===== design/flow/design.v =====
`timescale 1ns / 1ps
module SimpleCPU(clk, rst, data_fromRAM, wrEn, addr_toRAM, data_toRAM, pCounter);
parameter SIZE = 10;
input clk, rst;
input wire [31:0] data_fromRAM;
output reg wrEn;
output reg [SIZE-1:0] addr_toRAM;
output reg [31:0] data_toRAM;
output reg [SIZE-1:0] pCounter;
reg [ 3:0] opcode, opcodeNext;
reg [13:0] operand1, operand2, operand1Next, operand2Next;
reg [SIZE-1:0]   pCounterNext;
reg [31:0] num1, num2, num1Next, num2Next;
reg [ 3:0] state, stateNext;
always @(posedge clk)begin
	state    <= stateNext;
	pCounter <= pCounterNext;
	opcode   <= opcodeNext;
	operand1 <= operand1Next;
	operand2 <= operand2Next;
	num1     <= num1Next;
	num2     <= num2Next;
end
always @*begin
	stateNext    = state;
	pCounterNext = pCounter;
	opcodeNext   = opcode;
	operand1Next = operand1;
	operand2Next = operand2;
	num1Next     = num1;
	num2Next     = num2;
	addr_toRAM   = 0;
	wrEn         = 0;
	data_toRAM   = 0;
if(rst)
	begin
	stateNext    = 0;
	pCounterNext = 0;
	opcodeNext   = 0;
	operand1Next = 0;
	operand2Next = 0;
	num1Next     = 0;
	num2Next     = 0;
	addr_toRAM   = 0;
	wrEn         = 0;
	data_toRAM   = 0;
	end
else 
	case(state)                       
		0: begin											 
			pCounterNext = pCounter;
			opcodeNext   = opcode;
			operand1Next = 0;
			operand2Next = 0;
			addr_toRAM   = pCounter;
			num2Next     = 0;
			wrEn         = 0;
			data_toRAM   = 0;
			stateNext    = 1;
		end 
		1:begin                    
			pCounterNext = pCounter;
			opcodeNext   = {data_fromRAM[28], data_fromRAM[31:29]};
			operand1Next = data_fromRAM[27:14];
			operand2Next = data_fromRAM[13:0];
			addr_toRAM   = operand1Next;
			num1Next     = data_fromRAM;
			wrEn         = 0;
			data_toRAM   = 0;
			if( {data_fromRAM[28], data_fromRAM[31:29]} == 4'b0101 ) 	begin
				stateNext = 5;
				addr_toRAM = data_fromRAM[13:0];
				num1Next = operand1;
			end
			else if( {data_fromRAM[28], data_fromRAM[31:29]} == 4'b1101 ) 	begin
				stateNext = 6;
				addr_toRAM = data_fromRAM[27:14];
				num1Next = operand1;
			end
			else if(data_fromRAM[28] == 0 )  
				stateNext = 2;  
			else 
				stateNext = 3;
		end
		2: begin          
			pCounterNext = pCounter;
			opcodeNext   = opcode;
			operand1Next = operand1;
			operand2Next = operand2;
			addr_toRAM   = operand2;
			num1Next     = data_fromRAM;
			wrEn         = 0;
			data_toRAM   = operand2;
			stateNext = 3;
		end
		3: begin            
			pCounterNext = pCounter + 1;
			opcodeNext = opcode;
			operand1Next = operand1;
			operand2Next = operand2;
			addr_toRAM = operand1;
			num1Next = num1;
			wrEn = 1;
			stateNext = 0;
			case(opcode)                       
				4'b0000: data_toRAM = num1Next + data_fromRAM;  
				4'b1000: data_toRAM = data_fromRAM + operand2;  
				4'b0001: data_toRAM = ~(num1Next & data_fromRAM);  
				4'b1001: data_toRAM = ~(data_fromRAM & operand2);  
				4'b0010: begin 
					if(data_fromRAM < 32)
						data_toRAM = num1 >> data_fromRAM; 
					else
						data_toRAM = num1 << (data_fromRAM - 32); 
				end
				4'b1010: begin 
					if(operand2 < 32)
						data_toRAM = data_fromRAM >> operand2; 
					else
						data_toRAM = data_fromRAM << (operand2 - 32); 
				end
				4'b0011: data_toRAM = num1Next < data_fromRAM;  
				4'b1011: data_toRAM = data_fromRAM < operand2;  
				4'b0100: data_toRAM = data_fromRAM;  
				4'b1100: data_toRAM = operand2;  
				4'b0101: begin 
					data_toRAM = data_fromRAM;
					addr_toRAM = operand1;
					wrEn = 1;
				end
				4'b1101: begin  
					num2Next = data_fromRAM;
					addr_toRAM = num2;
					data_toRAM = data_fromRAM;
					wrEn = 1;
				end
				4'b0110: begin  
					if(data_fromRAM == 0)
						pCounterNext = num1;
					else
						pCounterNext = pCounter + 1;
					wrEn = 0;
				end
				4'b1110: begin
					pCounterNext = data_fromRAM + operand2;  
					wrEn = 0;
				end
				4'b0111: data_toRAM = num1Next * data_fromRAM;  
				4'b1111: data_toRAM = data_fromRAM * operand2;  
			endcase 
		end
		4:begin                    
			pCounterNext = pCounter + 1;
			opcodeNext   = 4'b0100;
			operand1Next = operand1;
			operand2Next = operand2;
			data_toRAM	 = num2;
			wrEn         = 1; 
			stateNext 	 = 0; 
			if(opcode == 4'b0101)
				addr_toRAM   = operand1;
			else if (opcode == 4'b1101)
				addr_toRAM   = num1 ;
		end
		5: begin      
			pCounterNext = pCounter;
			opcodeNext   = opcode;
			operand1Next = operand1;
			operand2Next = operand2;
			addr_toRAM   = data_fromRAM;
			num1Next     = data_fromRAM;
			wrEn         = 0;
			data_toRAM   = operand2;
			stateNext = 3;
		end
		6: begin      
			pCounterNext = pCounter;
			opcodeNext   = opcode;
			operand1Next = operand1;
			operand2Next = operand2;
			addr_toRAM   = data_fromRAM;
			num1Next     = data_fromRAM;
			num2Next     = data_fromRAM;
			wrEn         = 0;
			data_toRAM   = operand2;
			stateNext = 2;
		end
		default: begin
			stateNext    = 0;
			pCounterNext = 0;
			opcodeNext   = 0;
			operand1Next = 0;
			operand2Next = 0;
			num1Next     = 0;
			num2Next     = 0;
			addr_toRAM   = 0;
			wrEn         = 0;
			data_toRAM   = 0;
		end
	endcase
end
endmodule

===== design/flow/run.sh =====
#!/bin/bash
# the make line also repeats each setting of config.mk as NAME=value (left out here)
make -C /OpenROAD-flow-scripts/flow DESIGN_CONFIG=/design/flow/config.mk WORK_HOME=/design/flow/orfs CLKGATE_MAP_FILE= finish

===== design/flow/config.mk =====
export PLATFORM = sky130hd
export DESIGN_NAME = SimpleCPU
export DESIGN_NICKNAME = SimpleCPU
export VERILOG_FILES = /design/flow/design.v
export SDC_FILE = /design/flow/constraint.sdc
export NUM_CORES = 4
export LEC_CHECK = 0
export CAP_MARGIN = 20
export CELL_PAD_IN_SITES_GLOBAL_PLACEMENT = 3
export CORE_MARGIN = 2
export CORE_UTILIZATION = 26
export CTS_CLUSTER_DIAMETER = 386
export CTS_CLUSTER_SIZE = 95
export HOLD_SLACK_MARGIN = -0.07
export PLACE_DENSITY = 0.95
export SLEW_MARGIN = 20
export TNS_END_PERCENT = 40

===== design/flow/constraint.sdc =====
create_clock -name core_clock -period 14.0 [get_ports {clk}]
set_input_delay 2.8000 -clock core_clock [delete_from_list [all_inputs] [get_ports {clk}]]
set_output_delay 2.8000 -clock core_clock [all_outputs]
set_load 0.01 [all_outputs]

==> impl_metrics.tcl, run 1 <==
# flow metrics
set metrics [dict create \
    top_area_cell "fa_1" \
    crit_buf_inv 8 \
    totalNegativeSetupSlack_ns 0 \
    grt_max_degree 75 \
    synthTopCellsByCount "inv_1, fa_1, nand2_1" \
    synthSimpleGateAreaFrac_pct 19.3 \
    yosys_area_sq_mm 0.0414 \
    vias 41654 \
    fmax_mhz 72.3 \
    p_seq_mw 0.281 \
    post_synth_inst_count 5341 \
    switching_power_mw 1.26 \
    tritoncts "built" \
    clk_latency_ns 0.40 \
    grt_pass1_vias 41179 \
    muxShareOfSynthArea_pct 4.86 \
    drt-pass1-iter-count 9 \
    flop_cell "dfxtp_1" \
    wl_per_cell_um 32.2 \
    ios 87 \
    numCtsBuffers 9 \
    chipWidth_um 403 \
    finish.utilization_pct 29.0 \
    worst_path_largest_cell_delay_ns 0.90 \
    drc_errors 0 \
    final_hold_viol_count 0 \
    nets 6318 \
    numPortBuffers 86 \
    cts_buffer_depth 2 \
    power_leader "combinational logic" \
    leakagePower_nw 19.9 \
    power_mw 2.20 \
    comb-power_mw 1.65 \
    switching_share_pct 57.1 \
    placementRows 146 \
    pwr-share-comb_pct 75.1 \
    die_area_sq_mm 0.162 \
    drt_iter0_markers 5524 \
    synth_nets 6334 \
    power_density_mw_per_mm2 48.1 \
    p_clk_mw 0.267 \
    coreArea_sq_mm 0.158 \
    seq_power_share_pct 12.8 \
    edf_count 0 \
    grt_usage_pct 28.9 \
    drv_cap 0 \
    gp_congestion 1.04 \
    endpoint_kind "primary output" \
    internal_power_mw 0.945 \
    most_common_cell "inv_1" \
    arrival_ns 11.03 \
    crit_family "adder cells" \
    synth-seq-cells 90 \
    ir_drop_uv 62.7 \
    yosys_warnings 1 \
    cts_root_buf "clkbuf_16" \
    syn_to_final_growth_pct 10.6 \
    whs_ns 0.451 \
    seq_area_frac_synth_pct 4.35 \
    grt-ovfl-total 0 \
    setup_viol 0 \
    yosysUniqueCellTypes 89 \
    worstHoldPathType "flip-flop to flip-flop" \
    relSlewSlack_pct 17.2 \
    syn_area_sq_mm 0.0414 \
    fa_ha_area_share_pct 41.3 \
    finalClockPeriodUsage_pct 98.8 \
    path_common_cell "fa_1" \
    worst_slack_ns 0.166 \
    place.detailed.hpwl_um 190000 \
    r2r_start "operand2[4]$_SDFFE_PP0N_" \
    xor_share_pct 3.74 \
    crit_path_start_kind "primary input" \
    holdBufCountCts 0 \
    grt_pass1_wl_um 332000 \
    cp.depth 26 \
    fp-utilization_pct 26.2 \
    drv_slew 0 \
    synth.area.top_cells "fa_1, ha_1, inv_1" \
    cts-htree-levels 3 \
    routed_wl_um 239000 \
    reg2reg_depth 12 \
    ant_nets 0 \
    tool_warnings 72 \
    r2r-end "pCounter[9]$_SDFFE_PP0N_" \
    min_from "num2[2]$_SDFFE_PP0P_" \
    hold_end "num2[2]$_SDFFE_PP0P_" \
    die_y_um 403 \
    cp-startpoint "data_fromRAM[24]" \
    clk_pin_slew_ns 0.07 \
    place_ws_ns 0.0250 \
    cp.required_ns 11.20 \
    antenna_found_initial 24 \
    async_reset_ff_share_pct 0 \
    r2r_slack_ns 9.68 \
    clkPwrFrac_pct 12.1 \
    slowest_stage "clkdlybuf4s50_1" \
    cts_setup_buffers 0 \
    critPathMaxFanout 7 \
    synth.cellmix.compoundShare_pct 15.9 \
    synth_top_area_share_pct 33.0 \
    ys_cells 5341 \
    top_logic_kind "adder cells" \
    critical_path_class "primary input to primary output" \
    worst_pin_slew_ns 1.24 \
    endpoint "data_toRAM[30]" \
    status "no timing/DRC/antenna violations" \
    period_needed_ns 13.83 \
    routed_via_density 5.62 \
    rsz0062_at_grt "no" \
    cts_sinks 90 \
    post_synth.cell_area_avg_sq_um 7.75 \
    hold_depth 2 \
    fin_skew_ns 0.0122 \
]
[layer usage]
metal  share of wire, %  GRT usage, %  wire [um]
met2                 41          41.8      98200
met1                 42          39.5      99700
met4                7.4          17.5      17700
met3                9.6          6.12      22800
met5              0.053             0        126
[cell type report]
| class | instances | area (sq um) |
|---|---|---|
| antenna | 4 | 10.0 |
| fill | 17351 | 112000 |
| clock buffer | 9 | 225 |
| sequential | 90 | 1820 |
| timing repair buffer | 357 | 2930 |
| multi-input combinational | 4107 | 35300 |
| clock inverter | 7 | 76.3 |
| inverter | 760 | 2850 |
| tap | 2072 | 2590 |
[what timing repair did]
item	in CTS	in global routing
resized	1	9
endpoints found under the hold margin	0	0
setup endpoints to repair	1	10
pin swaps	0	1
[per-stage QoR]
stage / cells / instance area [sq um]
3_5_place_dp: 7386 / 45500
4_1_cts: 7402 / 45800
2_1_floorplan: 5341 / 41400
5_1_grt: 7402 / 45800
6_report: 7406 / 45800
3_3_place_gp: 7386 / 45500
==> inputs of run 2 (changes only) <==
Settings changed: ABC_AREA set to 1, CELL_PAD_IN_SITES_GLOBAL_PLACEMENT 3 to not set, CORE_UTILIZATION 26 to 61, CTS_CLUSTER_DIAMETER 386 to not set, CTS_CLUSTER_SIZE 95 to not set, HOLD_SLACK_MARGIN -0.07 to not set, PLACE_DENSITY 0.95 to not set, SETUP_SLACK_MARGIN set to -0.67, TNS_END_PERCENT 40 to 5.
Clock period 14.0 ns to 9.87 ns, I/O delays scaled along.
==> run 2 against run 1 <==
Against the previous run: the flow now stops in global routing (5_1_grt); synthesized cell count up 23%; synthesized area up 4.6%; die size down 55%.
==> impl_metrics.tcl, run 2 <==
# flow metrics
set metrics [dict create \
    status "stopped before the end" \
    failed_stage "global routing (5_1_grt)" \
    numPortBuffers 86 \
    ios 87 \
    gp_congestion 1.21 \
    placementRows 97 \
    async_reset_ff_share_pct 0 \
    synth.cellmix.compoundShare_pct 13.0 \
    numCtsBuffers 9 \
    most_common_cell "nand2_1" \
    post_synth.cell_area_avg_sq_um 6.60 \
    synthSimpleGateAreaFrac_pct 24.4 \
    synthTopCellsByCount "nand2_1, inv_1, fa_1" \
    placed_cells 7784 \
    seq_area_frac_synth_pct 4.16 \
    yosys_area_sq_mm 0.0433 \
    die_y_um 270 \
    ys_cells 6561 \
    synth.area.top_cells "fa_1, nand2_1, inv_1" \
    flop_cell "dfxtp_1" \
    top_area_cell "fa_1" \
    holdBufCountCts 0 \
    yosysUniqueCellTypes 65 \
    chipWidth_um 270 \
    syn_area_sq_mm 0.0433 \
    die_area_sq_mm 0.0731 \
    cts-htree-levels 3 \
    synth-seq-cells 90 \
    place.detailed.hpwl_um 175000 \
    coreArea_sq_mm 0.0701 \
    synth_nets 7554 \
    yosys_warnings 1 \
    cts_sinks 90 \
    top_logic_kind "adder cells" \
    fa_ha_area_share_pct 39.5 \
    muxShareOfSynthArea_pct 0.139 \
    place_ws_ns -1.82 \
    cts_root_buf "clkbuf_16" \
    xor_share_pct 2.53 \
    cts_buffer_depth 2 \
    edf_count 0 \
    fp-utilization_pct 61.7 \
    synth_top_area_share_pct 31.5 \
    post_synth_inst_count 6561 \
]
==> run 2: metrics by stage <==
stage | area (sq um) | TNS, ns | utilization, % | hold WS, ns
floorplan | 43300 | -6.55 | - | 0.442
global placement | 48500 | -25.24 | 69.1 | 0.450
detailed placement | 48500 | -29.83 | 69.1 | 0.456
CTS | 49300 | -15.71 | 70.2 | 0.467
==> run 2: what timing repair did <==
action	in CTS
pin swaps	63
gates resized	229
buffers inserted	7
setup endpoints to repair	22
==> inputs of run 3 (changes only) <==
Settings changed: CAP_MARGIN 20 to 25, CELL_PAD_IN_SITES_DETAIL_PLACEMENT set to 2, CELL_PAD_IN_SITES_GLOBAL_PLACEMENT set to 2, CORE_ASPECT_RATIO set to 0.83, CORE_MARGIN 2 to 9, CORE_UTILIZATION 61 to 24, CTS_CLUSTER_SIZE set to 27, GPL_ROUTABILITY_DRIVEN set to 1, GPL_TIMING_DRIVEN set to 0, MAX_ROUTING_LAYER set to met5, MIN_ROUTING_LAYER set to met2, PLACE_DENSITY_LB_ADDON set to 0.12, SETUP_SLACK_MARGIN -0.67 to -0.01, SLEW_MARGIN 20 to 30, TNS_END_PERCENT 5 to 20.
Clock period 9.87 ns to 8.92 ns, I/O delays scaled along.
==> run 3 against run 2 <==
Against the previous run: the flow again stops in global routing (5_1_grt); synthesized cell count did not move; synthesized area did not move; die size rose to 2.7 times the previous value.
==> impl_metrics.tcl, run 3 <==
# flow metrics
set metrics [dict create \
    status "stopped before the end" \
    failed_stage "global routing (5_1_grt)" \
    firstError "[ERROR GRT-0116] Global routing finished with congestion. Check the congestion regions in the DRC Viewer." \
    synth_top_area_share_pct 31.5 \
    die_y_um 405 \
    gp_congestion 1.13 \
    top_logic_kind "adder cells" \
    die_area_sq_mm 0.196 \
    coreArea_sq_mm 0.179 \
    numPortBuffers 85 \
    fp-utilization_pct 24.2 \
    xor_share_pct 2.53 \
    synth.cellmix.compoundShare_pct 13.0 \
    most_common_cell "nand2_1" \
    fa_ha_area_share_pct 39.5 \
    placementRows 141 \
    post_synth_inst_count 6561 \
    flop_cell "dfxtp_1" \
    syn_area_sq_mm 0.0433 \
    numCtsBuffers 9 \
    yosys_warnings 1 \
    cts_sinks 90 \
    grt-ovfl-total 199 \
    ios 87 \
    synthSimpleGateAreaFrac_pct 24.4 \
    place.detailed.hpwl_um 296000 \
    muxShareOfSynthArea_pct 0.139 \
    synth_nets 7554 \
    async_reset_ff_share_pct 0 \
    holdBufCountCts 0 \
    post_synth.cell_area_avg_sq_um 6.60 \
    top_area_cell "fa_1" \
    cts_buffer_depth 2 \
    synth.area.top_cells "fa_1, nand2_1, inv_1" \
    ys_cells 6561 \
    cts-htree-levels 3 \
    cts_root_buf "clkbuf_16" \
    placed_cells 9030 \
    synthTopCellsByCount "nand2_1, inv_1, fa_1" \
    seq_area_frac_synth_pct 4.16 \
    yosys_area_sq_mm 0.0433 \
    chipWidth_um 484 \
    grt_usage_pct 65.3 \
    synth-seq-cells 90 \
    edf_count 0 \
    yosysUniqueCellTypes 65 \
]
-- run 3: per-layer routing --
metal  GRT overflow  global-route usage [%]
met5             35                    61.0
met2              2                    68.2
met1              -                       -
met4              2                    34.7
met3            160                    81.4
-- run 3: stage by stage --
stage | utilization (%) | power, mW | hold slack, ns | area [sq um] | setup slack (ns)
2_1_floorplan | - | 2.48 | 0.442 | 43500 | -0.778
3_3_place_gp | 26.5 | 4.16 | 0.449 | 47300 | -6.35
3_5_place_dp | 26.9 | 4.24 | 0.456 | 48100 | -5.41
4_1_cts | 29.7 | 5.43 | 0.469 | 53100 | -2.11
-- run 3: what timing repair did --
action,4_1_cts
resized,1061
endpoints found under the setup margin,41
setup buffers,157
pin swaps,177
gates cloned,1
==> inputs of run 4 (changes only) <==
Settings changed: ABC_AREA 1 to not set, CAP_MARGIN 25 to 20, CELL_PAD_IN_SITES_DETAIL_PLACEMENT 2 to not set, CELL_PAD_IN_SITES_GLOBAL_PLACEMENT 2 to not set, CORE_ASPECT_RATIO 0.83 to not set, CORE_MARGIN 9 to 2, CORE_UTILIZATION 24 to 61, CTS_CLUSTER_SIZE 27 to not set, GPL_ROUTABILITY_DRIVEN 1 to not set, GPL_TIMING_DRIVEN 0 to not set, MAX_ROUTING_LAYER met5 to not set, MIN_ROUTING_LAYER met2 to not set, PLACE_DENSITY_LB_ADDON 0.12 to 0.0, SETUP_SLACK_MARGIN -0.01 to 4.15, SLEW_MARGIN 30 to 20.
Clock period 8.92 ns to 14.0 ns, I/O delays scaled along.
==> run 4 against run 3 <==
Against the previous run: the flow again stops in global routing (5_1_grt); synthesized area fell by 4.4%; die size fell by 64%; synthesized cell count fell by 19%.
==> impl_metrics.tcl, run 4 <==
# flow metrics
set metrics [dict create \
    status "stopped before the end" \
    failed_stage "global routing (5_1_grt)" \
    firstError "[ERROR GRT-0232] Routing congestion too high. Check the congestion heatmap in the GUI." \
    synth-seq-cells 90 \
    cts-htree-levels 3 \
    fp-utilization_pct 61.7 \
    ios 87 \
    cts_root_buf "clkbuf_16" \
    muxShareOfSynthArea_pct 4.86 \
    top_logic_kind "adder cells" \
    xor_share_pct 3.74 \
    die_area_sq_mm 0.0700 \
    grt-ovfl-total 10 \
    cts_sinks 90 \
    place.detailed.hpwl_um 172000 \
    yosysUniqueCellTypes 89 \
    post_synth.cell_area_avg_sq_um 7.75 \
    cts_buffer_depth 2 \
    edf_count 0 \
    gp_congestion 1.18 \
    synth.area.top_cells "fa_1, ha_1, inv_1" \
    post_synth_inst_count 5341 \
    yosys_warnings 1 \
    grt_usage_pct 81.1 \
    fa_ha_area_share_pct 41.3 \
    seq_area_frac_synth_pct 4.35 \
    chipWidth_um 265 \
    synth.cellmix.compoundShare_pct 15.9 \
    most_common_cell "inv_1" \
    die_y_um 265 \
    synthSimpleGateAreaFrac_pct 19.3 \
    synthTopCellsByCount "inv_1, fa_1, nand2_1" \
    yosys_area_sq_mm 0.0414 \
    flop_cell "dfxtp_1" \
    coreArea_sq_mm 0.0672 \
    top_area_cell "fa_1" \
    async_reset_ff_share_pct 0 \
    syn_area_sq_mm 0.0414 \
    numPortBuffers 86 \
    placementRows 95 \
    synth_top_area_share_pct 33.0 \
    ys_cells 5341 \
    numCtsBuffers 9 \
    synth_nets 6334 \
]
## run 4: stage by stage
| step | setup WS, ns | instance area (sq um) | instances |
|---|---|---|---|
| after floorplan | 1.53 | 41700 | 5341 |
| after global placement | 0.0692 | 43600 | 6132 |
| after detailed placement | -0.213 | 43700 | 6134 |
| after CTS | 1.13 | 45300 | 6204 |
## run 4: what timing repair did
item	4_1_cts
hold buffers	0
cloned	5
setup buffers	49
setup endpoints to repair	32
pin swaps	68
resized	235
## run 4: layer usage
metal	GRT overflow	track usage, %
met3	2	71.2
met2	6	93.1
met5	0	45.0
met4	1	75.6
met1	1	82.8
==> inputs of run 5 (changes only) <==
Settings changed: ABC_AREA set to 1, PLACE_DENSITY_LB_ADDON 0.0 to not set, SETUP_SLACK_MARGIN 4.15 to -0.68, TNS_END_PERCENT 20 to 5.
Clock period 14.0 ns to 9.84 ns, I/O delays scaled along.
==> run 5 against run 4 <==
Against the previous run: the flow again stops in global routing (5_1_grt); die size is 4.5% higher; synthesized area is 4.6% higher; synthesized cell count is 23% higher.
==> impl_metrics.tcl, run 5 <==
# flow metrics
set metrics [dict create \
    status "stopped before the end" \
    failed_stage "global routing (5_1_grt)" \
    firstError "[ERROR GRT-0232] Routing congestion too high. Check the congestion heatmap in the GUI." \
    synth.area.top_cells "fa_1, nand2_1, inv_1" \
    synth-seq-cells 90 \
    top_area_cell "fa_1" \
    cts-htree-levels 3 \
    synth_nets 7554 \
    die_area_sq_mm 0.0731 \
    top_logic_kind "adder cells" \
    ys_cells 6561 \
    fa_ha_area_share_pct 39.5 \
    die_y_um 270 \
    synth_top_area_share_pct 31.5 \
    place_ws_ns -1.94 \
    yosys_warnings 1 \
    post_synth.cell_area_avg_sq_um 6.60 \
    ios 87 \
    async_reset_ff_share_pct 0 \
    gp_congestion 1.20 \
    numPortBuffers 86 \
    grt_usage_pct 81.7 \
    synthSimpleGateAreaFrac_pct 24.4 \
    seq_area_frac_synth_pct 4.16 \
    yosysUniqueCellTypes 65 \
    post_synth_inst_count 6561 \
    fp-utilization_pct 61.7 \
    cts_buffer_depth 2 \
    holdBufCountCts 0 \
    coreArea_sq_mm 0.0701 \
    place.detailed.hpwl_um 179000 \
    place_area_sq_mm 0.0485 \
    chipWidth_um 270 \
    muxShareOfSynthArea_pct 0.139 \
    synth.cellmix.compoundShare_pct 13.0 \
    numCtsBuffers 9 \
    cts_root_buf "clkbuf_16" \
    synthTopCellsByCount "nand2_1, inv_1, fa_1" \
    edf_count 0 \
    grt-ovfl-total 314 \
    placementRows 97 \
    xor_share_pct 2.53 \
    syn_area_sq_mm 0.0433 \
    cts_sinks 90 \
    flop_cell "dfxtp_1" \
    most_common_cell "nand2_1" \
    yosys_area_sq_mm 0.0433 \
]
run 5: metal layers:
metal	track usage, %	overflow
met1	83.7	35
met2	94.7	138
met3	70.4	44
met4	74.7	91
met5	48.4	6
run 5: what timing repair did:
item                       4_1_cts
setup endpoints to repair       22
cloned                           0
pin swaps                       63
resized                        202
buffers inserted                12
run 5: stage by stage:
stage	setup TNS, ns	utilization, %	cells
3_5_place_dp	-34.28	69.2	7791
3_3_place_gp	-27.42	69.2	7790
2_1_floorplan	-6.85	-	6561
4_1_cts	-20.57	70.5	7802
==> inputs of run 6 (changes only) <==
Settings changed: ABC_AREA 1 to not set, CORE_UTILIZATION 61 to 66, CTS_CLUSTER_DIAMETER set to 336, CTS_CLUSTER_SIZE set to 61, SETUP_SLACK_MARGIN -0.68 to -0.95, TNS_END_PERCENT 5 to not set.
Clock period 9.84 ns to 9.79 ns, I/O delays scaled along.
==> run 6 against run 5 <==
Against the previous run: the run again fails in global routing (5_1_grt); synthesized area fell by 4.4%; die size fell by 11%; synthesized cell count fell by 19%.
==> impl_metrics.tcl, run 6 <==
# flow metrics
set metrics [dict create \
    die_y_um 254 \
    muxShareOfSynthArea_pct 4.86 \
    cts-htree-levels 3 \
    gp_congestion 1.23 \
    ys_cells 5341 \
    post_synth.cell_area_avg_sq_um 7.75 \
    seq_area_frac_synth_pct 4.35 \
    failed_stage "global routing (5_1_grt)" \
    fp-utilization_pct 67.0 \
    placed_cells 6550 \
    synth_top_area_share_pct 33.0 \
    cts_root_buf "clkbuf_16" \
    post_synth_inst_count 5341 \
    yosys_warnings 1 \
    place_ws_ns -2.25 \
    synth.cellmix.compoundShare_pct 15.9 \
    synth_nets 6334 \
    status "stopped before the end" \
    firstError "[ERROR GRT-0232] Routing congestion too high. Check the congestion heatmap in the GUI." \
    edf_count 0 \
    grt_usage_pct 81.7 \
    xor_share_pct 3.74 \
    coreArea_sq_mm 0.0618 \
    placementRows 91 \
    cts_sinks 90 \
    async_reset_ff_share_pct 0 \
    grt-ovfl-total 144 \
    synth-seq-cells 90 \
    synthTopCellsByCount "inv_1, fa_1, nand2_1" \
    chipWidth_um 254 \
    syn_area_sq_mm 0.0414 \
    yosys_area_sq_mm 0.0414 \
    flop_cell "dfxtp_1" \
    synth.area.top_cells "fa_1, ha_1, inv_1" \
    place_area_sq_mm 0.0474 \
    fa_ha_area_share_pct 41.3 \
    numCtsBuffers 9 \
    ios 87 \
    yosysUniqueCellTypes 89 \
    cts_buffer_depth 2 \
    die_area_sq_mm 0.0648 \
    place.detailed.hpwl_um 173000 \
    top_area_cell "fa_1" \
    top_logic_kind "adder cells" \
    most_common_cell "inv_1" \
    synthSimpleGateAreaFrac_pct 19.3 \
    numPortBuffers 86 \
]
run 6: through the flow:
| stage | TNS, ns | utilization [%] |
|---|---|---|
| 3_5_place_dp | -35.82 | 76.6 |
| 4_1_cts | -20.25 | 78.0 |
| 2_1_floorplan | -14.23 | - |
| 3_3_place_gp | -31.31 | 76.6 |
run 6: routing by layer:
layer / GRT usage [%] / GRT overflow
met1: 82.1 / 4
met2: 94.3 / 75
met3: 71.1 / 12
met4: 77.1 / 52
met5: 55.8 / 1
run 6: what timing repair did:
action / 4_1_cts
pin swaps: 89
hold buffers: 0
endpoints found under the hold margin: 0
setup buffers: 17
endpoints found under the setup margin: 19
resized: 240
==> inputs of run 7 (changes only) <==
Settings changed: ABC_AREA set to 1, CORE_UTILIZATION 66 to 40, CTS_CLUSTER_DIAMETER 336 to 386, CTS_CLUSTER_SIZE 61 to 95, HOLD_SLACK_MARGIN set to -0.07, PLACE_DENSITY_LB_ADDON set to 0.08, SETUP_SLACK_MARGIN -0.95 to not set, TNS_END_PERCENT set to 40.
Clock period 9.79 ns to 14.0 ns, I/O delays scaled along.
==> run 7 against run 6 <==
Against the previous run: now clean on timing, DRC and antenna; synthesized cell count is 23% higher; synthesized area is 4.6% higher; die size increased by 71%.
==> impl_metrics.tcl, run 7 <==
# flow metrics
set metrics [dict create \
    crit_path_start_kind "primary input" \
    synth.cellmix.compoundShare_pct 13.0 \
    fin_skew_ns 0.0375 \
    die_area_sq_mm 0.111 \
    coreArea_sq_mm 0.107 \
    p_seq_mw 0.292 \
    nets 7485 \
    seq_power_share_pct 10.8 \
    arrival_ns 10.91 \
    clkPwrFrac_pct 10.7 \
    numPortBuffers 86 \
    cts_buffer_depth 2 \
    switching_share_pct 60.5 \
    drv_slew 0 \
    internal_power_mw 1.07 \
    gp_congestion 1.07 \
    xor_share_pct 2.53 \
    muxShareOfSynthArea_pct 0.139 \
    worst_path_largest_cell_delay_ns 0.66 \
    worstHoldPathType "flip-flop to flip-flop" \
    p_clk_mw 0.289 \
    leakagePower_nw 24.9 \
    syn_area_sq_mm 0.0433 \
    grt_usage_pct 41.1 \
    top_logic_kind "adder cells" \
    drv_cap 0 \
    vias 45650 \
    hold_end "num2[6]$_SDFFE_PP0P_" \
    switching_power_mw 1.64 \
    placementRows 120 \
    seq_area_frac_synth_pct 4.16 \
    grt_pass1_wl_um 327000 \
    flop_cell "dfxtp_1" \
    r2r-end "pCounter[9]$_SDFFE_PP0N_" \
    synth.area.top_cells "fa_1, nand2_1, inv_1" \
    fp-utilization_pct 40.4 \
    chipWidth_um 333 \
    cp.required_ns 11.20 \
    path_common_cell "fa_1" \
    fmax_mhz 73.0 \
    post_cts_resized 0 \
    critical_path_class "primary input to primary output" \
    fa_ha_area_share_pct 39.5 \
    routed_via_density 5.77 \
    rsz0062_at_grt "no" \
    tool_warnings 72 \
    edf_count 0 \
    r2r_start "operand2[1]$_SDFFE_PP0N_" \
    setup_viol 0 \
    synthTopCellsByCount "nand2_1, inv_1, fa_1" \
    hold_depth 2 \
    synth-seq-cells 90 \
    die_y_um 333 \
    period_needed_ns 13.71 \
    yosys_area_sq_mm 0.0433 \
    cp-startpoint "data_fromRAM[4]" \
    reg2reg_depth 19 \
    totalNegativeSetupSlack_ns 0 \
    cts_sinks 90 \
    endpoint_kind "primary output" \
    slowest_stage "clkdlybuf4s50_1" \
    grt-ovfl-total 0 \
    post_synth.cell_area_avg_sq_um 6.60 \
    min_from "num2[6]$_SDFFE_PP0P_" \
    ys_cells 6561 \
    comb-power_mw 2.13 \
    grt_max_degree 54 \
    endpoint "data_toRAM[31]" \
    synth_nets 7554 \
    power_leader "combinational logic" \
    drt-pass1-iter-count 6 \
    clk_pin_slew_ns 0.08 \
    top_area_cell "fa_1" \
    drt_iter0_markers 5942 \
    drc_errors 0 \
    async_reset_ff_share_pct 0 \
    relSlewSlack_pct 22.6 \
    clk_latency_ns 0.44 \
    finish.utilization_pct 43.2 \
    most_common_cell "nand2_1" \
    finalClockPeriodUsage_pct 97.9 \
    cts_setup_buffers 0 \
    ant_nets 0 \
    ir_drop_uv 66.3 \
    cts_root_buf "clkbuf_16" \
    status "no timing/DRC/antenna violations" \
    ios 87 \
    tritoncts "built" \
    place.detailed.hpwl_um 183000 \
    holdBufCountCts 0 \
    numCtsBuffers 9 \
    critPathMaxFanout 16 \
    synth_top_area_share_pct 31.5 \
    grt_pass1_vias 44249 \
    crit_family "adder cells" \
    final_hold_viol_count 0 \
    power_density_mw_per_mm2 58.5 \
    syn_to_final_growth_pct 6.91 \
    synthSimpleGateAreaFrac_pct 24.4 \
    cp.depth 29 \
    pwr-share-comb_pct 78.6 \
    yosys_warnings 1 \
    crit_buf_inv 7 \
    r2r_slack_ns 9.45 \
    post_synth_inst_count 6561 \
    yosysUniqueCellTypes 65 \
    routed_wl_um 230000 \
    worst_pin_slew_ns 1.16 \
    antenna_found_initial 20 \
    wl_per_cell_um 29.1 \
    cts-htree-levels 3 \
]
## run 7: stage by stage
step	std cells	area (sq um)	hold WS [ns]	power [mW]	setup WS (ns)
final	7908	46300	0.468	2.71	0.294
after global routing	7902	46300	0.482	2.89	0.184
after CTS	7900	46300	0.468	2.66	0.268
after detailed placement	7884	46000	0.455	2.34	0.338
after global placement	7884	46000	0.452	2.35	0.304
after floorplan	6561	43300	0.442	1.56	1.77
## run 7: area by class of cell
type                       instances  area, sq um
multi-input combinational       4650        34500
fill                           11773        60900
clock inverter                     7         83.8
clock buffer                       9          225
sequential                        90         1810
tap                             1403         1760
antenna                            8         20.0
inverter                        1431         5380
timing repair buffer             310         2520
## run 7: layer usage
layer  up-vias  routed length (um)  share of wire (%)  track usage, %
met3       509               24700                 11            9.67
met4        20               13300                5.8            19.5
li1      19954                   -                  -               -
met2      2701               93700                 41            59.1
met1     22466               98100                 43            57.8
met5         -                 127              0.055               0
==> inputs of run 8 (changes only) <==
Settings changed: ABC_AREA 1 to not set, CTS_CLUSTER_DIAMETER 386 to not set, CTS_CLUSTER_SIZE 95 to not set, HOLD_SLACK_MARGIN -0.07 to not set, PLACE_DENSITY_LB_ADDON 0.08 to not set, SETUP_SLACK_MARGIN set to 1.93, TNS_END_PERCENT 40 to not set.
==> run 8 against run 7 <==
Against the previous run: core utilization rose by 3.6 points; hold slack got worse by 0.017 ns; clock power down 6%.
==> impl_metrics.tcl, run 8 <==
# flow metrics
set metrics [dict create \
    grt_usage_pct 46.7 \
    muxShareOfSynthArea_pct 4.86 \
    r2r-end "pCounter[8]$_SDFFE_PP0N_" \
    hold_depth 2 \
    drv_slew 0 \
    numCtsBuffers 9 \
    worst_path_largest_cell_delay_ns 0.78 \
    synthSimpleGateAreaFrac_pct 19.3 \
    power_leader "combinational logic" \
    r2r_start "operand2[3]$_SDFFE_PP0N_" \
    slowest_stage "clkdlybuf4s50_1" \
    crit_path_start_kind "primary input" \
    cts_root_buf "clkbuf_16" \
    yosysUniqueCellTypes 89 \
    cp.depth 22 \
    cts_sinks 90 \
    critical_path.cell_chain "clkdlybuf4s50_1 > and2_1 > ha_1 > ha_1 > fa_1 > fa_1 > inv_1 > fa_1 > fa_1 > fa_1 > fa_2 > inv_1 > ha_1 > nand2b_1 > o22ai_1 > a21oi_1 > nand3_1 > a221oi_2 > o21ai_0 > nor3_1 > a311oi_2 > buf_2" \
    drc_errors 0 \
    synth_nets 6334 \
    routed_wl_um 253000 \
    leakagePower_nw 21.1 \
    finalClockPeriodUsage_pct 89.9 \
    place_ws_ns 0.173 \
    fin_skew_ns 0.0217 \
    post_synth.cell_area_avg_sq_um 7.75 \
    path_common_cell "fa_1" \
    crit_family "adder cells" \
    antenna_found_initial 28 \
    xor_share_pct 3.74 \
    internal_power_mw 1.11 \
    post_synth_inst_count 5341 \
    r2r_slack_ns 9.43 \
    routed_via_density 6.42 \
    totalNegativeSetupSlack_ns 0 \
    wl_per_cell_um 36.8 \
    placementRows 118 \
    ios 87 \
    place_area_sq_mm 0.0451 \
    async_reset_ff_share_pct 0 \
    period_needed_ns 12.59 \
    fp-utilization_pct 40.2 \
    tool_warnings 75 \
    comb-power_mw 1.99 \
    p_clk_mw 0.272 \
    relSlewSlack_pct 12.5 \
    final.fill_count 10573 \
    clkPwrFrac_pct 10.7 \
    grt-ovfl-total 0 \
    cp.required_ns 11.20 \
    syn_area_sq_mm 0.0414 \
    fmax_mhz 79.4 \
    switching_share_pct 56.4 \
    crit_buf_inv 4 \
    coreArea_sq_mm 0.103 \
    yosys_warnings 1 \
    yosys_area_sq_mm 0.0414 \
    clk_pin_slew_ns 0.07 \
    grt_pass1_wl_um 347000 \
    top_logic_kind "adder cells" \
    grt_pass1_vias 43033 \
    arrival_ns 9.79 \
    setup_viol 0 \
    ir_drop_uv 152 \
    most_common_cell "inv_1" \
    edf_count 0 \
    worstHoldPathType "flip-flop to flip-flop" \
    synth-seq-cells 90 \
    worst_pin_slew_ns 1.31 \
    critPathMaxFanout 4 \
    synth_top_area_share_pct 33.0 \
    critical_path_class "primary input to primary output" \
    drt-pass1-iter-count 9 \
    power_density_mw_per_mm2 52.8 \
    fa_ha_area_share_pct 41.3 \
    top_area_cell "fa_1" \
    gp_congestion 1.10 \
    hold_end "operand1[12]$_SDFFE_PP0N_" \
    seq_area_frac_synth_pct 4.35 \
    min_from "operand1[12]$_SDFFE_PP0N_" \
    drv_cap 0 \
    reg2reg_depth 11 \
    chipWidth_um 326 \
    flop_cell "dfxtp_1" \
    endpoint "data_toRAM[30]" \
    status "no timing/DRC/antenna violations" \
    final_area_sq_mm 0.0482 \
    tritoncts "built" \
    ant_nets 0 \
    place.detailed.hpwl_um 198000 \
    vias 44069 \
    die_area_sq_mm 0.106 \
    power_mw 2.55 \
    final_hold_viol_count 0 \
    pwr-share-comb_pct 78.2 \
    endpoint_kind "primary output" \
    drt_iter0_markers 6380 \
    synthTopCellsByCount "inv_1, fa_1, nand2_1" \
    synth.cellmix.compoundShare_pct 15.9 \
    seq_power_share_pct 11.1 \
    rsz0062_at_grt "yes" \
    nets 6465 \
    ys_cells 5341 \
    cts_buffer_depth 2 \
    placed_cells 6731 \
    p_seq_mw 0.282 \
    syn_to_final_growth_pct 16.4 \
    worst_slack_ns 1.41 \
    switching_power_mw 1.44 \
    grt_max_degree 84 \
    instances_no_fill 6867 \
    numPortBuffers 86 \
    cts-htree-levels 3 \
    cp-startpoint "data_fromRAM[29]" \
    die_y_um 326 \
    clk_latency_ns 0.37 \
    synth.area.top_cells "fa_1, ha_1, inv_1" \
]
## run 8: layout make-up
class                           instances  area, sq um  area share (%)
Inverter                              760         2950            6.13
Multi-Input combinational cell       4107        36600            76.0
Timing Repair Buffer                  504         4720            9.79
Clock buffer                            9          225           0.467
Tap cell                             1380         1730            3.58
Sequential cell                        90         1810            3.76
Antenna cell                           10         25.0          0.0519
Clock inverter                          7         85.1           0.177
## run 8: metrics by stage
stage	hold WS (ns)	utilization (%)
floorplan	0.429	-
global placement	0.439	43.7
detailed placement	0.445	43.8
CTS	0.454	46.2
global route	0.471	46.7
finish	0.452	46.8
## run 8: repair_timing
action	4_1_cts	5_1_grt
resized	423	93
pin swaps	135	52
cloned	5	1
hold buffers	0	0
setup buffers	83	21
endpoints found under the setup margin	26	25
## run 8: per-layer routing
metal | GRT usage, % | routed length (um) | vias up
met3 | 14.9 | 33600 | 778
met2 | 64.7 | 99600 | 3306
li1 | - | - | 17700
met5 | 0 | 76 | -
met4 | 28.8 | 19600 | 12
met1 | 63.1 | 99500 | 22273
==> inputs of run 9 (changes only) <==
Settings changed: CORE_UTILIZATION 40 to 64, CTS_CLUSTER_DIAMETER set to 310, CTS_CLUSTER_SIZE set to 97, PLACE_DENSITY set to 0.36, SETUP_SLACK_MARGIN 1.93 to 3.52.
Clock period 14.0 ns to 15.5 ns, I/O delays scaled along.
==> run 9 against run 8 <==
Against the previous run: the run now fails in global routing (5_1_grt); synthesized cell count stayed put; synthesized area stayed put; die size is 37% lower.
==> impl_metrics.tcl, run 9 <==
# flow metrics
set metrics [dict create \
    synth-seq-cells 90 \
    placementRows 93 \
    xor_share_pct 3.74 \
    syn_area_sq_mm 0.0414 \
    synth.cellmix.compoundShare_pct 15.9 \
    die_area_sq_mm 0.0667 \
    grt_usage_pct 82.0 \
    numPortBuffers 86 \
    async_reset_ff_share_pct 0 \
    cts-htree-levels 3 \
    firstError "[ERROR GRT-0232] Routing congestion too high. Check the congestion heatmap in the GUI." \
    ios 87 \
    cts_sinks 90 \
    place_area_sq_mm 0.0434 \
    status "stopped before the end" \
    chipWidth_um 258 \
    place_ws_ns 0.959 \
    edf_count 0 \
    coreArea_sq_mm 0.0642 \
    synth_top_area_share_pct 33.0 \
    die_y_um 258 \
    yosys_area_sq_mm 0.0414 \
    top_logic_kind "adder cells" \
    seq_area_frac_synth_pct 4.35 \
    holdBufCountCts 0 \
    placed_cells 6063 \
    ys_cells 5341 \
    synthTopCellsByCount "inv_1, fa_1, nand2_1" \
    failed_stage "global routing (5_1_grt)" \
    most_common_cell "inv_1" \
    yosys_warnings 1 \
    fp-utilization_pct 64.5 \
    post_synth_inst_count 5341 \
    yosysUniqueCellTypes 89 \
    cts_root_buf "clkbuf_16" \
    fa_ha_area_share_pct 41.3 \
    cts_buffer_depth 2 \
    flop_cell "dfxtp_1" \
    gp_congestion 1.17 \
    synth_nets 6334 \
    muxShareOfSynthArea_pct 4.86 \
    synthSimpleGateAreaFrac_pct 19.3 \
    numCtsBuffers 9 \
    top_area_cell "fa_1" \
    grt-ovfl-total 132 \
    synth.area.top_cells "fa_1, ha_1, inv_1" \
    place.detailed.hpwl_um 157000 \
    post_synth.cell_area_avg_sq_um 7.75 \
]
[run 9: what timing repair did]
item / in CTS
endpoints found under the setup margin: 31
buffers inserted: 92
pin swaps: 135
cloned: 9
resized: 432
[run 9: metal layers]
metal	GRT overflow	GRT usage (%)
met5	0	47.8
met4	42	76.1
met3	10	70.4
met2	69	94.9
met1	11	84.0
==> inputs of run 10 (changes only) <==
Settings changed: CAP_MARGIN 20 to 5, CORE_UTILIZATION 64 to 28, CTS_CLUSTER_DIAMETER 310 to not set, CTS_CLUSTER_SIZE 97 to not set, GPL_ROUTABILITY_DRIVEN set to 1, PLACE_DENSITY 0.36 to not set, PLACE_DENSITY_LB_ADDON set to 0.12, SETUP_SLACK_MARGIN 3.52 to 0.36, SLEW_MARGIN 20 to 30, TNS_END_PERCENT set to 30.
Clock period 15.5 ns to 8.92 ns, I/O delays scaled along.
==> run 10 against run 9 <==
Against the previous run: the layout now fails its checks (setup timing); die size up 130%; synthesized cell count is the same; synthesized area unchanged.
==> impl_metrics.tcl, run 10 <==
# flow metrics
set metrics [dict create \
    hold_end "num2[8]$_SDFFE_PP0P_" \
    numPortBuffers 86 \
    finish.utilization_pct 36.6 \
    so_faults "setup timing" \
    hold_depth 2 \
    drt_iter0_markers 5580 \
    clk_latency_ns 0.44 \
    syn_area_sq_mm 0.0414 \
    internal_power_mw 1.94 \
    worst_slack_ns -1.72 \
    grt_max_degree 68 \
    crit_path_start_kind "primary input" \
    place_area_sq_mm 0.0519 \
    ant_nets 0 \
    critPathMaxFanout 11 \
    most_common_cell "inv_1" \
    fin_skew_ns 0.0385 \
    r2r_slack_ns 4.28 \
    period_needed_ns 10.64 \
    comb-power_mw 3.38 \
    setup_viol 25 \
    ir_drop_uv 107 \
    coreArea_sq_mm 0.147 \
    post_synth_inst_count 5341 \
    grt_pass1_wl_um 370000 \
    synth.cellmix.compoundShare_pct 15.9 \
    r2r-end "pCounter[8]$_SDFFE_PP0N_" \
    wl_per_cell_um 33.5 \
    gp_congestion 1.08 \
    muxShareOfSynthArea_pct 4.86 \
    async_reset_ff_share_pct 0 \
    status "finished with violations" \
    slowest_stage "fa_1" \
    vias 44772 \
    endpoint_kind "primary output" \
    r2r_start "operand2[4]$_SDFFE_PP0N_" \
    seq_power_share_pct 10.2 \
    min_from "num2[8]$_SDFFE_PP0P_" \
    drv_slew 0 \
    fp-utilization_pct 28.1 \
    cts_root_buf "clkbuf_16" \
    clkPwrFrac_pct 11.1 \
    tool_warnings 75 \
    final_hold_viol_count 0 \
    arrival_ns 8.85 \
    yosys_warnings 1 \
    synthTopCellsByCount "inv_1, fa_1, nand2_1" \
    antenna_found_initial 22 \
    top_logic_kind "adder cells" \
    cp.depth 30 \
    drc_errors 0 \
    grt-ovfl-total 0 \
    chipWidth_um 389 \
    cp-startpoint "data_fromRAM[2]" \
    finalClockPeriodUsage_pct 119 \
    leakagePower_nw 24.3 \
    critical_path_class "primary input to primary output" \
    post_synth.cell_area_avg_sq_um 7.75 \
    endpoint "data_toRAM[23]" \
    nets 7096 \
    cp.required_ns 7.14 \
    pwr-share-comb_pct 78.7 \
    rsz0062_at_grt "yes" \
    yosysUniqueCellTypes 89 \
    fa_ha_area_share_pct 41.3 \
    ios 87 \
    cts_sinks 90 \
    xor_share_pct 3.74 \
    numCtsBuffers 9 \
    relSlewSlack_pct 27.6 \
    die_y_um 389 \
    synth-seq-cells 90 \
    synth_nets 6334 \
    path_common_cell "fa_1" \
    fmax_mhz 94.0 \
    reg2reg_depth 17 \
    worstHoldPathType "flip-flop to flip-flop" \
    worst_path_largest_cell_delay_ns 0.59 \
    cts_buffer_depth 2 \
    grt_usage_pct 35.2 \
    synth.area.top_cells "fa_1, ha_1, inv_1" \
    final_area_sq_mm 0.0540 \
    routed_via_density 5.56 \
    grt_pass1_vias 44319 \
    flop_cell "dfxtp_1" \
    top_area_cell "fa_1" \
    synthSimpleGateAreaFrac_pct 19.3 \
    cts-htree-levels 3 \
    clk_pin_slew_ns 0.10 \
    switching_power_mw 2.35 \
    edf_count 0 \
    place.detailed.hpwl_um 228000 \
    totalNegativeSetupSlack_ns -33.18 \
    switching_share_pct 54.8 \
    crit_family "adder cells" \
    yosys_area_sq_mm 0.0414 \
    crit_buf_inv 9 \
    seq_area_frac_synth_pct 4.35 \
    ys_cells 5341 \
    die_area_sq_mm 0.151 \
    synth_top_area_share_pct 33.0 \
    drt-pass1-iter-count 7 \
    drv_cap 0 \
    syn_to_final_growth_pct 30.3 \
    tritoncts "built" \
    p_seq_mw 0.437 \
    worst_pin_slew_ns 1.08 \
    routed_wl_um 270000 \
    power_leader "combinational logic" \
    place_ws_ns -3.06 \
    power_density_mw_per_mm2 79.6 \
    p_clk_mw 0.478 \
    placementRows 141 \
]
[run 10: timing repair]
item,CTS,global route
resized,331,86
endpoints found under the setup margin,31,31
buffers inserted,29,6
pin swaps,110,56
hold buffers,0,0
[run 10: routing by layer]
metal	GRT usage, %	wire, um
met4	19.1	18000
met3	7.20	25100
met2	50.2	109000
met5	0	108
met1	49.6	117000
[run 10: through the flow]
step | power, mW | cells | hold slack (ns)
2_1_floorplan | 1.94 | 5341 | 0.429
3_3_place_gp | 3.53 | 7985 | 0.437
3_5_place_dp | 3.52 | 7987 | 0.445
4_1_cts | 4.19 | 8032 | 0.458
5_1_grt | 4.49 | 8040 | 0.477
6_report | 4.30 | 8048 | 0.455
[run 10: area by class of cell]
cell class	count	area, sq um
Antenna cell	10	25.0
Clock buffer	9	225
Clock inverter	7	76.3
Fill cell	15733	93300
Inverter	760	2910
Multi-Input combinational cell	4107	36500
Sequential cell	90	1820
Tap cell	1930	2410
Timing Repair Buffer	1135	9970
==> inputs of run 11 (changes only) <==
Settings changed: CAP_MARGIN 5 to 20, CORE_UTILIZATION 28 to 64, CTS_CLUSTER_DIAMETER set to 336, CTS_CLUSTER_SIZE set to 97, GPL_ROUTABILITY_DRIVEN 1 to not set, PLACE_DENSITY set to 0.36, PLACE_DENSITY_LB_ADDON 0.12 to not set, SETUP_SLACK_MARGIN 0.36 to not set, SLEW_MARGIN 30 to 20, TNS_END_PERCENT 30 to not set.
Clock period 8.92 ns to 9.84 ns, I/O delays scaled along.
==> run 11 against run 10 <==
Against the previous run: the flow now stops in global routing (5_1_grt); synthesized cell count did not move; die size fell by 56%; synthesized area did not move.
==> impl_metrics.tcl, run 11 <==
# flow metrics
set metrics [dict create \
    cts_sinks 90 \
    flop_cell "dfxtp_1" \
    synthSimpleGateAreaFrac_pct 19.3 \
    place.detailed.hpwl_um 175000 \
    yosysUniqueCellTypes 89 \
    cts-htree-levels 3 \
    synth.area.top_cells "fa_1, ha_1, inv_1" \
    place_ws_ns -2.06 \
    numPortBuffers 86 \
    place_area_sq_mm 0.0475 \
    cts_root_buf "clkbuf_16" \
    synth_top_area_share_pct 33.0 \
    edf_count 0 \
    top_area_cell "fa_1" \
    failed_stage "global routing (5_1_grt)" \
    firstError "[ERROR GRT-0232] Routing congestion too high. Check the congestion heatmap in the GUI." \
    yosys_area_sq_mm 0.0414 \
    post_synth_inst_count 5341 \
    xor_share_pct 3.74 \
    die_y_um 258 \
    grt_usage_pct 89.7 \
    ys_cells 5341 \
    most_common_cell "inv_1" \
    placed_cells 6553 \
    syn_area_sq_mm 0.0414 \
    cts_buffer_depth 2 \
    top_logic_kind "adder cells" \
    fp-utilization_pct 64.5 \
    placementRows 93 \
    numCtsBuffers 9 \
    yosys_warnings 1 \
    gp_congestion 1.21 \
    synth_nets 6334 \
    die_area_sq_mm 0.0667 \
    post_synth.cell_area_avg_sq_um 7.75 \
    synth.cellmix.compoundShare_pct 15.9 \
    status "stopped before the end" \
    ios 87 \
    grt-ovfl-total 401 \
    fa_ha_area_share_pct 41.3 \
    async_reset_ff_share_pct 0 \
    chipWidth_um 258 \
    seq_area_frac_synth_pct 4.35 \
    muxShareOfSynthArea_pct 4.86 \
    synthTopCellsByCount "inv_1, fa_1, nand2_1" \
    coreArea_sq_mm 0.0642 \
    synth-seq-cells 90 \
]
[run 11: routing by layer]
layer  GRT usage [%]  overflow
met2            98.3       188
met4            89.1       152
met3            83.1        23
met5            61.4         3
met1            89.3        35
[run 11: repair_timing]
item | 4_1_cts
cloned | 0
gates resized | 393
setup endpoints to repair | 25
hold endpoints to repair | 0
pin swaps | 149
hold buffers | 0
buffers inserted | 49
[run 11: through the flow]
stage               power [mW]  hold slack, ns
detailed placement        2.89           0.445
CTS                       3.39           0.455
floorplan                 1.78           0.429
global placement          2.78           0.436
==> inputs of run 12 (changes only) <==
Settings changed: CAP_MARGIN 20 to 10, CELL_PAD_IN_SITES_DETAIL_PLACEMENT set to 1, CORE_ASPECT_RATIO set to 0.7, CORE_MARGIN 2 to 4, CORE_UTILIZATION 64 to 43, CTS_CLUSTER_DIAMETER 336 to 325, CTS_CLUSTER_SIZE 97 to 93, GPL_ROUTABILITY_DRIVEN set to 0, MAX_ROUTING_LAYER set to met4, MIN_ROUTING_LAYER set to met2, PLACE_DENSITY 0.36 to not set, PLACE_DENSITY_LB_ADDON set to 0.06, SLEW_MARGIN 20 to 0, TNS_END_PERCENT set to 85.
Clock period 9.84 ns to 14.0 ns, I/O delays scaled along.
==> run 12 against run 11 <==
Against the previous run: the flow again stops in global routing (5_1_grt); synthesized cell count did not move; synthesized area did not move; die size rose by 52%.
==> impl_metrics.tcl, run 12 <==
# flow metrics
set metrics [dict create \
    syn_area_sq_mm 0.0414 \
    cts_setup_buffers 0 \
    grt-ovfl-total 2758 \
    failed_stage "global routing (5_1_grt)" \
    fa_ha_area_share_pct 41.3 \
    synth_top_area_share_pct 33.0 \
    cts_buffer_depth 2 \
    chipWidth_um 379 \
    post_synth.cell_area_avg_sq_um 7.75 \
    cts-htree-levels 3 \
    place_area_sq_mm 0.0442 \
    edf_count 0 \
    top_area_cell "fa_1" \
    synth_nets 6334 \
    fp-utilization_pct 43.7 \
    numPortBuffers 86 \
    status "stopped before the end" \
    async_reset_ff_share_pct 0 \
    synthSimpleGateAreaFrac_pct 19.3 \
    synth.cellmix.compoundShare_pct 15.9 \
    placementRows 94 \
    seq_area_frac_synth_pct 4.35 \
    yosysUniqueCellTypes 89 \
    ys_cells 5341 \
    grt_usage_pct 86.4 \
    top_logic_kind "adder cells" \
    holdBufCountCts 0 \
    die_y_um 268 \
    muxShareOfSynthArea_pct 4.86 \
    ios 87 \
    post_cts_resized 0 \
    synth.area.top_cells "fa_1, ha_1, inv_1" \
    synthTopCellsByCount "inv_1, fa_1, nand2_1" \
    place.detailed.hpwl_um 175000 \
    yosys_warnings 1 \
    flop_cell "dfxtp_1" \
    numCtsBuffers 9 \
    most_common_cell "inv_1" \
    cts_root_buf "clkbuf_16" \
    yosys_area_sq_mm 0.0414 \
    cts_sinks 90 \
    xor_share_pct 3.74 \
    post_synth_inst_count 5341 \
    firstError "[ERROR GRT-0116] Global routing finished with congestion. Check the congestion regions in the DRC Viewer." \
    coreArea_sq_mm 0.0947 \
    die_area_sq_mm 0.101 \
    synth-seq-cells 90 \
]
==> run 12: metal layers <==
layer,track usage (%),overflow
met1,-,-
met2,83.9,258
met3,103,2330
met4,64.3,170
met5,-,-
==> run 12: metrics by stage <==
step                      power [mW]  util (%)  setup slack, ns  std cells
after floorplan                 1.21         -            0.672       5341
after global placement          1.79      46.7            0.318       6534
after detailed placement        1.82      46.7           0.0917       6534
after CTS                       2.07      47.0           0.0675       6550
==> inputs of run 13 (changes only) <==
Settings changed: ABC_AREA set to 0, CELL_PAD_IN_SITES_DETAIL_PLACEMENT 1 to not set, CELL_PAD_IN_SITES_GLOBAL_PLACEMENT set to 1, CORE_ASPECT_RATIO 0.7 to 0.73, CORE_MARGIN 4 to 9, CORE_UTILIZATION 43 to 67, CTS_CLUSTER_DIAMETER 325 to not set, CTS_CLUSTER_SIZE 93 to 83, MAX_ROUTING_LAYER met4 to not set, MIN_ROUTING_LAYER met2 to not set, PLACE_DENSITY_LB_ADDON 0.06 to not set, SLEW_MARGIN 0 to 20, TNS_END_PERCENT 85 to not set.
Clock period 14.0 ns to 15.2 ns, I/O delays scaled along.
==> run 13 against run 12 <==
Against the previous run: the flow stops in global placement without I/O (3_1_place_gp_skip_io); synthesized cell count unchanged; die size down 30%; synthesized area unchanged.
==> impl_metrics.tcl, run 13 <==
# flow metrics
set metrics [dict create \
    fa_ha_area_share_pct 41.3 \
    firstError "[ERROR GPL-0301] Utilization 100.375 % exceeds 100%." \
    async_reset_ff_share_pct 0 \
    top_area_cell "fa_1" \
    top_logic_kind "adder cells" \
    placementRows 77 \
    synth.area.top_cells "fa_1, ha_1, inv_1" \
    most_common_cell "inv_1" \
    seq_area_frac_synth_pct 4.35 \
    chipWidth_um 309 \
    ys_cells 5341 \
    status "stopped before the end" \
    failed_stage "global placement without I/O (3_1_place_gp_skip_io)" \
    post_synth.cell_area_avg_sq_um 7.75 \
    die_y_um 230 \
    synth_top_area_share_pct 33.0 \
    flop_cell "dfxtp_1" \
    edf_count 0 \
    post_synth_inst_count 5341 \
    synth_nets 6334 \
    synth-seq-cells 90 \
    fp-utilization_pct 68.0 \
    yosysUniqueCellTypes 89 \
    yosys_warnings 1 \
    synthTopCellsByCount "inv_1, fa_1, nand2_1" \
    coreArea_sq_mm 0.0609 \
    xor_share_pct 3.74 \
    die_area_sq_mm 0.0712 \
    syn_area_sq_mm 0.0414 \
    muxShareOfSynthArea_pct 4.86 \
    synthSimpleGateAreaFrac_pct 19.3 \
    yosys_area_sq_mm 0.0414 \
    synth.cellmix.compoundShare_pct 15.9 \
]
==> inputs of run 14 (changes only) <==
Settings changed: ABC_AREA 0 to not set, CAP_MARGIN 10 to 20, CELL_PAD_IN_SITES_GLOBAL_PLACEMENT 1 to not set, CORE_ASPECT_RATIO 0.73 to not set, CORE_MARGIN 9 to 2, CORE_UTILIZATION 67 to 59, CTS_CLUSTER_DIAMETER set to 270, CTS_CLUSTER_SIZE 83 to 95, GPL_ROUTABILITY_DRIVEN 0 to not set, PLACE_DENSITY set to 0.4.
Clock period 15.2 ns to 16.3 ns, I/O delays scaled along.
==> run 14 against run 13 <==
Against the previous run: now clean on timing, DRC and antenna; synthesized cell count did not move; die size rose by 1.6%; synthesized area did not move.
==> impl_metrics.tcl, run 14 <==
# flow metrics
set metrics [dict create \
    synthTopCellsByCount "inv_1, fa_1, nand2_1" \
    yosys_area_sq_mm 0.0414 \
    crit_buf_inv 6 \
    cp.depth 27 \
    seq_area_sq_mm 0.00181 \
    slowest_stage "a221oi_1" \
    flop_cell "dfxtp_1" \
    r2r_slack_ns 11.25 \
    place_area_sq_mm 0.0433 \
    drc_errors 0 \
    synth_nets 6334 \
    tritoncts "built" \
    placementRows 97 \
    finish.utilization_pct 62.5 \
    grt-ovfl-total 0 \
    crit_family "adder cells" \
    grt_usage_pct 57.2 \
    top_area_cell "fa_1" \
    post_synth_inst_count 5341 \
    placed_cells 6159 \
    vias 43413 \
    logic_area_sq_mm 0.0353 \
    p_seq_mw 0.242 \
    ant_nets 0 \
    power_density_mw_per_mm2 41.3 \
    drv_cap 0 \
    arrival_ns 12.29 \
    nets 6224 \
    endpoint "data_toRAM[24]" \
    coreArea_sq_mm 0.0698 \
    seq_area_frac_synth_pct 4.35 \
    post_synth.cell_area_avg_sq_um 7.75 \
    die_area_sq_mm 0.0723 \
    edf_count 0 \
    yosys_warnings 1 \
    endpoint_kind "primary output" \
    ios 87 \
    cp-startpoint "data_fromRAM[4]" \
    whs_ns 0.452 \
    rsz0062_at_grt "no" \
    routed_wl_um 207000 \
    path_common_cell "fa_1" \
    routed_via_density 7.01 \
    relSlewSlack_pct 13.3 \
    totalNegativeSetupSlack_ns 0 \
    worstHoldPathType "flip-flop to flip-flop" \
    fa_ha_area_share_pct 41.3 \
    wl_per_cell_um 33.4 \
    ys_cells 5341 \
    most_common_cell "inv_1" \
    syn_to_final_growth_pct 5.37 \
    xor_share_pct 3.74 \
    clkPwrFrac_pct 11.8 \
    syn_area_sq_mm 0.0414 \
    async_reset_ff_share_pct 0 \
    r2r_start "operand2[2]$_SDFFE_PP0N_" \
    clk_latency_ns 0.36 \
    drt_iter0_markers 6854 \
    fin_skew_ns 0.00788 \
    final.fill_count 6081 \
    grt_max_degree 85 \
    comb-power_mw 1.35 \
    antenna_found_initial 27 \
    pwr-share-comb_pct 74.8 \
    internal_power_mw 0.775 \
    finalClockPeriodUsage_pct 95.4 \
    numCtsBuffers 9 \
    cp.required_ns 13.04 \
    instances_no_fill 6196 \
    cts_root_buf "clkbuf_16" \
    synth-seq-cells 90 \
    die_y_um 269 \
    fp-utilization_pct 59.3 \
    status "no timing/DRC/antenna violations" \
    place.detailed.hpwl_um 158000 \
    synth.area.top_cells "fa_1, ha_1, inv_1" \
    switching_share_pct 57.0 \
    hold_end "num2[1]$_SDFFE_PP0P_" \
    grt_pass1_vias 42926 \
    cts-htree-levels 3 \
    numPortBuffers 86 \
    grt_pass1_wl_um 293000 \
    leakagePower_nw 19.4 \
    crit_path_start_kind "primary input" \
    period_needed_ns 15.55 \
    final_hold_viol_count 0 \
    critical_path_class "primary input to primary output" \
    tool_warnings 74 \
    synthSimpleGateAreaFrac_pct 19.3 \
    drv_slew 0 \
    hold_depth 2 \
    gp_congestion 1.16 \
    chipWidth_um 269 \
    clk_pin_slew_ns 0.07 \
    reg2reg_depth 13 \
    worst_path_largest_cell_delay_ns 0.83 \
    cts_sinks 90 \
    cts_buffer_depth 2 \
    final_area_sq_mm 0.0436 \
    critPathMaxFanout 12 \
    ir_drop_uv 50.9 \
    holdBufCountCts 0 \
    r2r-end "pCounter[8]$_SDFFE_PP0N_" \
    switching_power_mw 1.03 \
    synth_top_area_share_pct 33.0 \
    yosysUniqueCellTypes 89 \
    drt-pass1-iter-count 11 \
    synth.cellmix.compoundShare_pct 15.9 \
    post_cts_resized 0 \
    setup_viol 0 \
    top_logic_kind "adder cells" \
    min_from "num2[1]$_SDFFE_PP0P_" \
    power_leader "combinational logic" \
    p_clk_mw 0.213 \
    seq_power_share_pct 13.4 \
    muxShareOfSynthArea_pct 4.86 \
    worst_pin_slew_ns 1.30 \
    fmax_mhz 64.3 \
    cts_setup_buffers 0 \
]
run 14: area by class of cell:
cell class | count | share of cell area [%]
sequential | 90 | 4.15
inverter | 760 | 6.54
multi-input combinational | 4107 | 80.9
tap | 940 | 2.70
clock buffer | 9 | 0.516
clock inverter | 7 | 0.186
antenna | 20 | 0.115
timing repair buffer | 263 | 4.86
run 14: metal layers:
| layer | vias to the layer above | global-route usage (%) | wire length (um) |
|---|---|---|---|
| li1 | 17242 | - | - |
| met1 | 20902 | 66.6 | 68500 |
| met2 | 3969 | 78.9 | 81500 |
| met3 | 1284 | 27.2 | 34800 |
| met4 | 16 | 47.7 | 21700 |
| met5 | - | 3.24 | 292 |
run 14: per-stage QoR:
stage | power [mW] | setup WS, ns
floorplan | 1.04 | 2.05
global placement | 1.48 | 1.21
detailed placement | 1.51 | 1.09
CTS | 1.72 | 1.05
global route | 1.87 | 0.665
finish | 1.80 | 0.749
==> inputs of run 15 (changes only) <==
Settings changed: CELL_PAD_IN_SITES_GLOBAL_PLACEMENT set to 3, CORE_MARGIN 2 to 7, CORE_UTILIZATION 59 to 34, CTS_CLUSTER_DIAMETER 270 to 386, HOLD_SLACK_MARGIN set to -0.07, PLACE_DENSITY 0.4 to not set, PLACE_DENSITY_LB_ADDON set to 0.03, TNS_END_PERCENT set to 10.
Clock period 16.3 ns to 14.0 ns, I/O delays scaled along.
==> run 15 against run 14 <==
Against the previous run: worst setup slack got worse by 0.59 ns; die size increased by 82%; clock skew rose by 0.0031 ns; routed wire length grew 19%; hold slack worse by 0.0025 ns; critical path depth stayed put; final cell count rose by 13%; combinational power rose by 24%; sequential power is 17% higher; synthesized area unchanged; via count shrank 4.2%; first-iteration DRC count is 31% lower; critical path type unchanged; largest power group unchanged.
==> impl_metrics.tcl, run 15 <==
# flow metrics
set metrics [dict create \
    power_leader "combinational logic" \
    final_hold_viol_count 0 \
    cp.depth 27 \
    numCtsBuffers 9 \
    tool_warnings 73 \
    seq_power_share_pct 12.7 \
    most_common_cell "inv_1" \
    synthTopCellsByCount "inv_1, fa_1, nand2_1" \
    placed_cells 6960 \
    crit_family "adder cells" \
    die_area_sq_mm 0.132 \
    nets 6352 \
    path_common_cell "fa_1" \
    p_seq_mw 0.282 \
    hold_depth 2 \
    worstHoldPathType "flip-flop to flip-flop" \
    wl_per_cell_um 35.3 \
    tritoncts "built" \
    fmax_mhz 72.3 \
    pwr-share-comb_pct 75.5 \
    coreArea_sq_mm 0.120 \
    gp_congestion 1.04 \
    seq_area_frac_synth_pct 4.35 \
    drc_errors 0 \
    critPathMaxFanout 35 \
    period_needed_ns 13.84 \
    crit_buf_inv 9 \
    worst_pin_slew_ns 1.21 \
    leakagePower_nw 20.1 \
    fin_skew_ns 0.0109 \
    antenna_found_initial 27 \
    min_from "num2[2]$_SDFFE_PP0P_" \
    yosysUniqueCellTypes 89 \
    reg2reg_depth 11 \
    place.detailed.hpwl_um 196000 \
    ys_cells 5341 \
    post_synth.cell_area_avg_sq_um 7.75 \
    placementRows 127 \
    endpoint "data_toRAM[30]" \
    drt_iter0_markers 4718 \
    drv_cap 0 \
    drt-pass1-iter-count 7 \
    post_synth_inst_count 5341 \
    ir_drop_uv 48.0 \
    crit_path_start_kind "primary input" \
    synthSimpleGateAreaFrac_pct 19.3 \
    switching_power_mw 1.26 \
    clk_latency_ns 0.35 \
    syn_area_sq_mm 0.0414 \
    synth_nets 6334 \
    endpoint_kind "primary output" \
    clkPwrFrac_pct 11.7 \
    routed_via_density 5.95 \
    r2r_start "operand2[4]$_SDFFE_PP0N_" \
    edf_count 0 \
    grt_usage_pct 36.3 \
    muxShareOfSynthArea_pct 4.86 \
    comb-power_mw 1.67 \
    synth_top_area_share_pct 33.0 \
    die_y_um 363 \
    clk_pin_slew_ns 0.08 \
    fa_ha_area_share_pct 41.3 \
    fp-utilization_pct 34.4 \
    async_reset_ff_share_pct 0 \
    finalClockPeriodUsage_pct 98.9 \
    numPortBuffers 86 \
    rsz0062_at_grt "yes" \
    finish.utilization_pct 37.9 \
    synth.area.top_cells "fa_1, ha_1, inv_1" \
    grt_pass1_wl_um 341000 \
    setup_viol 0 \
    drv_slew 0 \
    grt-ovfl-total 0 \
    top_area_cell "fa_1" \
    cts_buffer_depth 2 \
    totalNegativeSetupSlack_ns 0 \
    ant_nets 0 \
    hold_end "num2[2]$_SDFFE_PP0P_" \
    critical_path_class "primary input to primary output" \
    cts_sinks 90 \
    vias 41589 \
    switching_share_pct 56.8 \
    slowest_stage "fa_1" \
    status "no timing/DRC/antenna violations" \
    holdBufCountCts 0 \
    synth.cellmix.compoundShare_pct 15.9 \
    relSlewSlack_pct 18.8 \
    instances_no_fill 6986 \
    r2r-end "pCounter[8]$_SDFFE_PP0N_" \
    final.fill_count 13086 \
    grt_pass1_vias 41905 \
    flop_cell "dfxtp_1" \
    p_clk_mw 0.260 \
    top_logic_kind "adder cells" \
    worst_path_largest_cell_delay_ns 0.59 \
    cp-startpoint "data_fromRAM[2]" \
    xor_share_pct 3.74 \
    yosys_warnings 1 \
    syn_to_final_growth_pct 10.1 \
    whs_ns 0.450 \
    chipWidth_um 363 \
    yosys_area_sq_mm 0.0414 \
    place_ws_ns -0.390 \
    synth-seq-cells 90 \
    worst_slack_ns 0.161 \
    internal_power_mw 0.958 \
    r2r_slack_ns 9.26 \
    grt_max_degree 90 \
    routed_wl_um 247000 \
    ios 87 \
    cts-htree-levels 3 \
    power_density_mw_per_mm2 48.6 \
    arrival_ns 11.04 \
    cts_root_buf "clkbuf_16" \
    cp.required_ns 11.20 \
]
## run 15: area by class of cell
class / instances / area (sq um) / area share, %
clock inverter: 7 / 75.1 / 0.165
antenna: 10 / 25.0 / 0.0549
tap: 1612 / 2020 / 4.42
multi-input combinational: 4107 / 35400 / 77.6
clock buffer: 9 / 225 / 0.494
sequential: 90 / 1820 / 3.99
timing repair buffer: 391 / 3180 / 6.98
inverter: 760 / 2850 / 6.26
## run 15: stage by stage
stage	power [mW]	area [sq um]
after floorplan	1.21	41400
final	2.22	45600
after global routing	2.34	45600
after CTS	2.18	45500
after detailed placement	1.90	45200
after global placement	1.91	45200
## run 15: per-layer routing
layer  share of wire [%]  GRT usage [%]  routed length, um  vias up
li1                    -              -                  -    17493
met1                  42           48.5             103000    21440
met2                  44           57.8             110000     2172
met3                 8.1           6.03              20000      478
met4                 5.8           16.3              14300        6
met5               0.017              0                 41        -
## run 15: what timing repair did
action                                  CTS  global route
endpoints found under the setup margin    1             9
setup buffers                             0             0
resized                                   3            16
Power and IR drop assume default switching activity.
